==> inputs of v31 <==
==> flow/design.v <==
module values (
    input logic       clk,
    input logic       rst_n,       
    input logic       newframe,   
    input logic [5:0] pixel,       
    input logic [63:0] seed,       
    output logic [7:0] read_data,
    output logic [63:0] debug_grid  
);
    logic [63:0] current_state;
    logic [63:0] next_state;
    logic [31:0] frame_counter;    
    logic update_frame;            
    always_ff @(posedge clk) begin
        if (!rst_n) begin
            current_state <= seed;   
        end else if (newframe) begin
            current_state <= next_state;
        end
    end
    assign debug_grid = current_state;
always_comb begin 
    integer x_offset, y_offset;
    logic [5:0] neighbor_count[64];
    next_state = 64'b0;
    if (newframe) begin
        int neighbor_counter;
        logic [2:0] row;
        logic [2:0] col;
        logic is_alive;
        logic becomes_alive;
        for (int i = 0; i < 64; i++) begin
            neighbor_counter = 0;
            row = i / 8;  
            col = i % 8;   
            for (x_offset = -1; x_offset <= 1; x_offset = x_offset + 1) begin
                for (y_offset = -1; y_offset <= 1; y_offset = y_offset + 1) begin
                    if (!(x_offset == 0 && y_offset == 0)) begin
                        logic [5:0] neighbor_index;
                        logic [2:0] new_row, new_col;
                        if ((row + x_offset >= 0) && (row + x_offset < 8) &&
                            (col + y_offset >= 0) && (col + y_offset < 8)) begin
                            new_row = row + x_offset;
                            new_col = col + y_offset;
                            neighbor_index = new_row * 8 + new_col;
                            if (current_state[neighbor_index]) begin
                                neighbor_counter = neighbor_counter + 1;
                            end
                        end
                        else begin
                            neighbor_index =0;
                            new_row = 0;
                            new_col = 0;
                        end
                    end
                end
            end
            is_alive = current_state[i];
            becomes_alive = (is_alive && (neighbor_counter == 2 || neighbor_counter == 3)) ||
                (!is_alive && (neighbor_counter == 3));
            next_state[i] = becomes_alive;
        end
    end
    else begin
        next_state = current_state;  
        x_offset = 0;
        y_offset = 0;
    end
end
always_comb begin
    if (current_state[pixel]) begin
        read_data = 8'hFF;  
    end else begin
        read_data = 8'h00;  
    end
end
endmodule
module ws2812b(
    input logic clk, 
    input logic rst_n,
    input logic serial_in, 
    input logic transmit, 
    output logic ws2812b_out, 
    output logic shift
);
    localparam IDLE = 1'b0;  
    localparam TRANSMITTING = 1'b1;
    localparam T0_CYCLE_COUNT = 4'd5;
    localparam T1_CYCLE_COUNT = 4'd10;
    localparam MAX_CYCLE_COUNT = 4'd15;
    logic state;
    logic [3:0] cycle_count;
    logic bit_being_sent;
    always_ff @(posedge clk) begin
        if (!rst_n) begin
            state <= IDLE;
            cycle_count <= 4'd0;
            bit_being_sent <= 1'b0;
        end else
        unique case (state)
            IDLE:
                if (transmit == 1'b1) begin
                    state <= TRANSMITTING;  
                    cycle_count <= 4'd0;  
                    bit_being_sent <= serial_in;
                end
            TRANSMITTING:  
                if (transmit == 1'b0) begin
                    state <= IDLE;  
                end
                else if (cycle_count == MAX_CYCLE_COUNT - 1) begin  
                    cycle_count <= 4'd0;
                    bit_being_sent <= serial_in;
                end
                else begin
                    cycle_count <= cycle_count + 1;
                end
        endcase
    end
    always_comb begin
        if (state == TRANSMITTING)
            if (bit_being_sent == 1'b0)  
                ws2812b_out = (cycle_count < T0_CYCLE_COUNT);  
            else
                ws2812b_out = (cycle_count < T1_CYCLE_COUNT);  
        else
            ws2812b_out = 1'b0;  
    end
    assign shift = (state == TRANSMITTING) && (cycle_count == 4'd0);  
endmodule
module controller (
    input logic clk, 
    input logic rst_n,
    output logic load_sreg, 
    output logic transmit_pixel, 
    output logic [5:0] pixel, 
    output logic newframe
);
    localparam TRANSMIT_FRAME       = 1'b0;
    localparam IDLE                 = 1'b1;
    localparam [2:0] READ_CH_VALS   = 3'b001;
    localparam [2:0] LOAD_SREG      = 3'b010;
    localparam [2:0] TRANSMIT_PIXEL = 3'b100;
    localparam [8:0] TRANSMIT_CYCLES    = 9'd360;        
    localparam [19:0] IDLE_CYCLES       = 20'd3600;      
    logic state;
    logic next_state;
    logic [2:0] transmit_phase;
    logic [2:0] next_transmit_phase;
    logic [5:0] pixel_counter;
    logic [5:0] frame_counter;  
    logic [8:0] transmit_counter;
    logic [19:0] idle_counter;
    logic transmit_pixel_done;
    logic idle_done;
    assign transmit_pixel_done = (transmit_counter == TRANSMIT_CYCLES - 1);
    assign idle_done = (idle_counter == IDLE_CYCLES - 1);
    always_ff @(posedge clk) begin
        if (!rst_n) begin
            state <= TRANSMIT_FRAME;
            transmit_phase <= READ_CH_VALS;
        end else begin
            state <= next_state;
            transmit_phase <= next_transmit_phase;
        end
    end
    always_comb begin
        next_state = 1'bx;
        unique case (state)
            TRANSMIT_FRAME:
                if ((pixel_counter == 6'd0) && (transmit_pixel_done))
                    next_state = IDLE;
                else
                    next_state = TRANSMIT_FRAME;
            IDLE:
                if (idle_done)
                    next_state = TRANSMIT_FRAME;
                else
                    next_state = IDLE;
        endcase
    end
    always_comb begin
        next_transmit_phase = READ_CH_VALS;
        if (state == TRANSMIT_FRAME) begin
            case (transmit_phase)
                READ_CH_VALS:
                    next_transmit_phase = LOAD_SREG;
                LOAD_SREG:
                    next_transmit_phase = TRANSMIT_PIXEL;
                TRANSMIT_PIXEL:
                    next_transmit_phase = transmit_pixel_done ? READ_CH_VALS : TRANSMIT_PIXEL;
            endcase
        end
    end
    always_ff @(posedge clk) begin
        if (!rst_n) begin
            pixel_counter <= 6'd63;
        end else if ((state == TRANSMIT_FRAME) && transmit_pixel_done) begin
            pixel_counter <= pixel_counter - 1;
        end
    end
    always_ff @(posedge clk) begin
        if (!rst_n) begin
            newframe <= 1'b0;
            frame_counter <= 6'd0;
        end else if (idle_done) begin
            if (frame_counter == 6'd1) begin
                newframe <= 1'b1;
                frame_counter <= 6'd0;
            end else begin
                newframe <= 1'b0;
                frame_counter <= frame_counter + 6'd1;
            end
        end else begin
            newframe <= 1'b0;
        end
    end
    always_ff @(posedge clk) begin
        if (!rst_n) begin
            transmit_counter <= 9'd0;
        end else if (transmit_phase == TRANSMIT_PIXEL) begin
            transmit_counter <= transmit_counter + 1;
        end
        else begin
            transmit_counter <= 9'd0;
        end
    end
    always_ff @(posedge clk) begin
        if (!rst_n) begin
            idle_counter <= 20'd0;
        end else if (state == IDLE) begin
            idle_counter <= idle_counter + 1;
        end
        else begin
            idle_counter <= 20'd0;
        end
    end
    assign pixel = pixel_counter;
    assign load_sreg = (transmit_phase == LOAD_SREG);
    assign transmit_pixel = (transmit_phase == TRANSMIT_PIXEL);
endmodule
module top(
    input logic     clk, 
    input logic     SW, 
    input logic     BOOT, 
    input logic [63:0] seed,
    output logic    _48b, 
    output logic    _45a
);
    logic [7:0] read_data;
    logic [5:0] pixel;
    logic newframe; 
    logic [23:0] shift_reg;  
    logic load_sreg;
    logic transmit_pixel;
    logic shift; 
    logic ws2812b_out;
    logic [63:0] pixel_control;
    logic [63:0] next_pixel_control;  
    logic [5:0] pixel_index;  
    logic [1:0] flipper;  
    values u1 (
        .clk         (clk), 
        .rst_n       (SW),  
        .newframe    (newframe), 
        .pixel        (pixel),
        .seed        (seed),
        .read_data     (read_data),
        .debug_grid  ()
    );
    ws2812b u4 (  
        .clk            (clk), 
        .rst_n          (SW),
        .serial_in      (shift_reg[23]),  
        .transmit       (transmit_pixel),  
        .ws2812b_out    (ws2812b_out), 
        .shift          (shift)
    );
    controller u5 (
        .clk            (clk), 
        .rst_n          (SW),
        .load_sreg      (load_sreg), 
        .transmit_pixel (transmit_pixel), 
        .pixel          (pixel),  
        .newframe          (newframe)  
    );
    always_ff @(posedge clk) begin
        if (!SW) begin
            flipper = 2'b00;
            shift_reg <= 24'd0;
        end else begin
        if(newframe) begin
            flipper = flipper + 1;
            if (flipper == 2'b11) begin
                flipper = 2'b00;
            end
        end
        if (load_sreg) begin  
            unique case (flipper)
                2'b00:
                    shift_reg <= { read_data, 16'd0 };
                2'b01:
                    shift_reg <= { 8'd0, read_data, 8'd0 };
                2'b10:
                    shift_reg <= { 16'd0, read_data };
                2'b11:  
                    shift_reg <= { 16'd0, read_data };
            endcase
        end
        else if (shift) begin
            shift_reg <= { shift_reg[22:0], 1'b0 }; 
        end
        end
    end
    assign _48b = ws2812b_out;  
    assign _45a = ~ws2812b_out;  
endmodule
==> flow/run.sh <==
#!/bin/bash
# the make line also repeats each setting of config.mk as NAME=value (left out here)
make -C /OpenROAD-flow-scripts/flow DESIGN_CONFIG=/design/flow/config.mk WORK_HOME=/design/flow/orfs CLKGATE_MAP_FILE= finish
==> flow/config.mk <==
export PLATFORM = sky130hd
export DESIGN_NAME = top
export DESIGN_NICKNAME = top
export VERILOG_FILES = /design/flow/design.v
export SDC_FILE = /design/flow/constraint.sdc
export NUM_CORES = 4
export LEC_CHECK = 0
export CAP_MARGIN = 40
export CELL_PAD_IN_SITES_DETAIL_PLACEMENT = 2
export CORE_ASPECT_RATIO = 1.16
export CORE_MARGIN = 6
export CORE_UTILIZATION = 15
export CTS_CLUSTER_DIAMETER = 155
export CTS_CLUSTER_SIZE = 22
export GPL_ROUTABILITY_DRIVEN = 1
export GPL_TIMING_DRIVEN = 1
export HOLD_SLACK_MARGIN = 0.01
export MAX_ROUTING_LAYER = met4
export MIN_ROUTING_LAYER = met2
export PLACE_DENSITY_LB_ADDON = 0.28
export SETUP_SLACK_MARGIN = 0.98
export SLEW_MARGIN = 10
==> flow/constraint.sdc <==
create_clock -name core_clock -period 6.04 [get_ports {clk}]
set_input_delay 1.2080 -clock core_clock [delete_from_list [all_inputs] [get_ports {clk}]]
set_output_delay 1.2080 -clock core_clock [all_outputs]
set_load 0.01 [all_outputs]
==> inputs of v14, as changes to v31 <==
CAP_MARGIN = 20   (was 40)
CELL_PAD_IN_SITES_DETAIL_PLACEMENT = not set   (was 2)
CORE_ASPECT_RATIO = not set   (was 1.16)
CORE_MARGIN = 2   (was 6)
CORE_UTILIZATION = 72   (was 15)
CTS_CLUSTER_DIAMETER = not set   (was 155)
CTS_CLUSTER_SIZE = not set   (was 22)
GPL_ROUTABILITY_DRIVEN = not set   (was 1)
GPL_TIMING_DRIVEN = not set   (was 1)
HOLD_SLACK_MARGIN = not set   (was 0.01)
MAX_ROUTING_LAYER = not set   (was met4)
MIN_ROUTING_LAYER = not set   (was met2)
PLACE_DENSITY_LB_ADDON = not set   (was 0.28)
SETUP_SLACK_MARGIN = 0.67   (was 0.98)
SLEW_MARGIN = 20   (was 10)
==> flow/constraint.sdc (replaced) <==
create_clock -name core_clock -period 4.69 [get_ports {clk}]
set_input_delay 0.9380 -clock core_clock [delete_from_list [all_inputs] [get_ports {clk}]]
set_output_delay 0.9380 -clock core_clock [all_outputs]
set_load 0.01 [all_outputs]
==> inputs of v18, as changes to v31 <==
CAP_MARGIN = 20   (was 40)
CELL_PAD_IN_SITES_DETAIL_PLACEMENT = not set   (was 2)
CORE_ASPECT_RATIO = not set   (was 1.16)
CORE_MARGIN = 2   (was 6)
CORE_UTILIZATION = 72   (was 15)
CTS_CLUSTER_DIAMETER = not set   (was 155)
CTS_CLUSTER_SIZE = not set   (was 22)
GPL_ROUTABILITY_DRIVEN = not set   (was 1)
GPL_TIMING_DRIVEN = not set   (was 1)
HOLD_SLACK_MARGIN = not set   (was 0.01)
MAX_ROUTING_LAYER = not set   (was met4)
MIN_ROUTING_LAYER = not set   (was met2)
PLACE_DENSITY = 0.65   (was not set)
PLACE_DENSITY_LB_ADDON = not set   (was 0.28)
SETUP_SLACK_MARGIN = -0.29   (was 0.98)
SLEW_MARGIN = 5   (was 10)
TNS_END_PERCENT = 5   (was not set)
==> flow/constraint.sdc (replaced) <==
create_clock -name core_clock -period 4.02 [get_ports {clk}]
set_input_delay 0.8040 -clock core_clock [delete_from_list [all_inputs] [get_ports {clk}]]
set_output_delay 0.8040 -clock core_clock [all_outputs]
set_load 0.01 [all_outputs]
==> qor summary <==
| item | v14 | v18 | v31 |
|---|---|---|---|
| Run status | aborted with a tool error | complete, but fails checks | complete, no violations |
| Last stage reached | 5_1_grt | - | - |
| Violated checks | - | negative setup slack | - |
| First-iteration detailed-routing DRC count | - | 2,781 | 3,875 |
| Utilization after layout | - | 90.1% | 17.8% |
| Clock buffer count in the final layout | - | 17 | 18 |
| Worst reg2reg path depth | - | 17 | 19 |
| Max-cap violation count | - | 0 | 0 |
| Bufs w/o clock | - | 609 | 186 |
| Inverters | - | 209 | 209 |
| Crit start category | - | register | register |
| Startpoint of the worst-slack reg-to-reg timing path | - | u1.current_state[18] | u1.current_state[5] |
| Overall die width | 196 µm | 196 µm | 402 µm |
| Post-layout net count | - | 4,214 | 3,791 |
| Most numerous cell on the critical path | - | sky130_fd_sc_hd__ha_1 | sky130_fd_sc_hd__ha_1 |
